Design ALU, start of the top module:
module ALU (
    input Clk,
    input Reset,
    input [7:0] operand_A, operand_B,
    input [3:0] Sel,
    output [7:0] Out,
    output [3:0] Flag);
==> flow/config.mk <==
export PLATFORM = sky130hd
export DESIGN_NAME = ALU
export DESIGN_NICKNAME = ALU
export VERILOG_FILES = /design/flow/design.v
export SDC_FILE = /design/flow/constraint.sdc
export NUM_CORES = 4
export LEC_CHECK = 0
export ABC_AREA = 0
export CAP_MARGIN = 20
export CORE_ASPECT_RATIO = 0.74
export CORE_MARGIN = 2
export CORE_UTILIZATION = 72
export CTS_CLUSTER_DIAMETER = 175
export CTS_CLUSTER_SIZE = 96
export SETUP_SLACK_MARGIN = -0.65
export SLEW_MARGIN = 20
export TNS_END_PERCENT = 5
==> flow/constraint.sdc <==
create_clock -name core_clock -period 7.41 [get_ports {Clk}]
set_input_delay 1.4820 -clock core_clock [delete_from_list [all_inputs] [get_ports {Clk}]]
set_output_delay 1.4820 -clock core_clock [all_outputs]
set_load 0.01 [all_outputs]
run.sh (not shown) runs the stock make flow with config.mk's settings and CLKGATE_MAP_FILE=.
The starting point never finished: it broke off in global routing.
Rerun with:
==> flow/config.mk (replaced) <==
export PLATFORM = sky130hd
export DESIGN_NAME = ALU
export DESIGN_NICKNAME = ALU
export VERILOG_FILES = /design/flow/design.v
export SDC_FILE = /design/flow/constraint.sdc
export NUM_CORES = 4
export LEC_CHECK = 0
export ABC_AREA = 1
export CAP_MARGIN = 20
export CORE_MARGIN = 2
export CORE_UTILIZATION = 58
export PLACE_DENSITY_LB_ADDON = 0.06
export SLEW_MARGIN = 20
==> flow/constraint.sdc (replaced) <==
create_clock -name core_clock -period 9.28 [get_ports {Clk}]
set_input_delay 1.8560 -clock core_clock [delete_from_list [all_inputs] [get_ports {Clk}]]
set_output_delay 1.8560 -clock core_clock [all_outputs]
set_load 0.01 [all_outputs]
- With this change the flow produced a layout that fails on setup timing
- area after synthesis rises by a little under a tenth
- die size increases by a quarter to a third
- synthesized cell count grows by a quarter to a third
Rerun with:
--- a/flow/config.mk
+++ b/flow/config.mk
@@ -7,7 +7,10 @@
 export LEC_CHECK = 0
-export ABC_AREA = 1
-export CAP_MARGIN = 20
+export CAP_MARGIN = 10
 export CORE_MARGIN = 2
-export CORE_UTILIZATION = 58
-export PLACE_DENSITY_LB_ADDON = 0.06
+export CORE_UTILIZATION = 72
+export GPL_TIMING_DRIVEN = 1
+export MAX_ROUTING_LAYER = met4
+export PLACE_DENSITY = 0.37
+export SETUP_SLACK_MARGIN = 0.47
 export SLEW_MARGIN = 20
+export TNS_END_PERCENT = 80
Result:
- Now the flow aborted during global routing
- area after synthesis went down by a little under a tenth
- die size fell by a quarter to a third
- synthesized cell count decreases by a quarter to a third

== build 76 ==
Starting RTL as in the previous note.
==> flow/config.mk <==
export PLATFORM = sky130hd
export DESIGN_NAME = ALU
export DESIGN_NICKNAME = ALU
export VERILOG_FILES = /design/flow/design.v
export SDC_FILE = /design/flow/constraint.sdc
export NUM_CORES = 4
export LEC_CHECK = 0
export CAP_MARGIN = 10
export CORE_MARGIN = 2
export CORE_UTILIZATION = 72
export GPL_TIMING_DRIVEN = 1
export HOLD_SLACK_MARGIN = -0.1
export MAX_ROUTING_LAYER = met5
export PLACE_DENSITY = 0.64
export SETUP_SLACK_MARGIN = -0.9
export SLEW_MARGIN = 20
export TNS_END_PERCENT = 80
==> flow/constraint.sdc <==
create_clock -name core_clock -period 11.7 [get_ports {Clk}]
set_input_delay 2.3400 -clock core_clock [delete_from_list [all_inputs] [get_ports {Clk}]]
set_output_delay 2.3400 -clock core_clock [all_outputs]
set_load 0.01 [all_outputs]
Build 76 had finished all stages when the layout checks came back failing, citing setup timing.
[inputs] build 89 vs build 76
Settings: swapping 72 for 39 in CORE_UTILIZATION; clearing PLACE_DENSITY, which used to be 0.64; clearing SETUP_SLACK_MARGIN, which used to be -0.9; clearing MAX_ROUTING_LAYER, which used to be met5; clearing TNS_END_PERCENT, which used to be 80; swapping 10 for 20 in CAP_MARGIN; clearing HOLD_SLACK_MARGIN, which used to be -0.1; clearing GPL_TIMING_DRIVEN, which used to be 1; swapping 11.7 for 16.4 in the clock period (ns, I/O delays scaled along).
Notes after the runs:
The flow did not stop early for build 89: all stages ran, and the layout cleared the timing, DRC and antenna checks. Per the comparison of build 89 with build 76, die area higher, final hold slack has decreased, post-route clock period utilization went down by 20 points, critical path depth down 5.7%, sequential share of layout area went up by 0.32 points. Looking at clock buffer and inverter area fraction after layout, build 89 sits above build 76. Side by side, placer's final routability congestion estimate turned out lower in build 89 than in build 76. Changes observed in build 89 relative to build 76: minimum setup slack in the final design rose by 2.59 ns, signed area change from the synthesized netlist to the final layout fell by 9.1 points. Core footprint: build 89 higher than build 76. Of the two values seen for startpoint of the worst setup timing path, operand_B[4] was produced by build 76 and operand_B[6] by build 89. Against build 76 as the reference, build 89 delivers a higher clock network fraction of design power.
Changes in build 62 relative to build 89:
Settings: CTS_CLUSTER_SIZE: unset -> 96; TNS_END_PERCENT: unset -> 5; CTS_CLUSTER_DIAMETER: unset -> 175; CORE_UTILIZATION: 39 -> 72; the clock period (ns, I/O delays scaled along): 16.4 -> 12.2.
Comparing build 62 with build 89, the total number of H-tree levels came out essentially unchanged.
The log for build 62 ends in global routing (5_1_grt) with error ODB-0269, so the run never completed.
Compared with build 89, floorplan row count in build 62 decreased by more than a quarter.
Minimum setup slack after placement in build 62 is 1.82 ns lower than in build 89
Between build 62 and build 89, number of instances resized during post-cts repair is higher for build 62, build 89 comes in under that.
Reported for build 62 and build 89, synthesized area turned out identical to the last digit.
diff inputs: build 62 => build 66
Settings: swapping 96 for 98 in CTS_CLUSTER_SIZE; clearing TNS_END_PERCENT, which used to be 5; swapping 175 for 400 in CTS_CLUSTER_DIAMETER; putting ABC_AREA at 1 where nothing was set; swapping 12.2 for 6.35 in the clock period (ns, I/O delays scaled along).
## What came out
- Build 66 did not finish; the tool stopped in global routing (5_1_grt) with error GRT-0116.
- In the tables for build 62 and build 66, placement-stage worst setup slack reads higher with build 62.
- Higher cell count after synthesis among build 62 and build 66: build 66
- On build 66: chip area estimate from yosys synthesis is about 9% higher than what build 62 gave.
- Register share after synthesis: build 66 lower than build 62
- Simple logic cell fraction of the synthesized area for build 66: 11 points up relative to build 62
- Build 66 has area share of and-or/or-and cells after synthesis below what build 62 had.
- Synthesized area on build 66 is behind build 62.
- Total CTS buffers: build 66 vs build 62 identical
- Row count of cells resized by post-cts repair: build 66 higher / build 62 lower
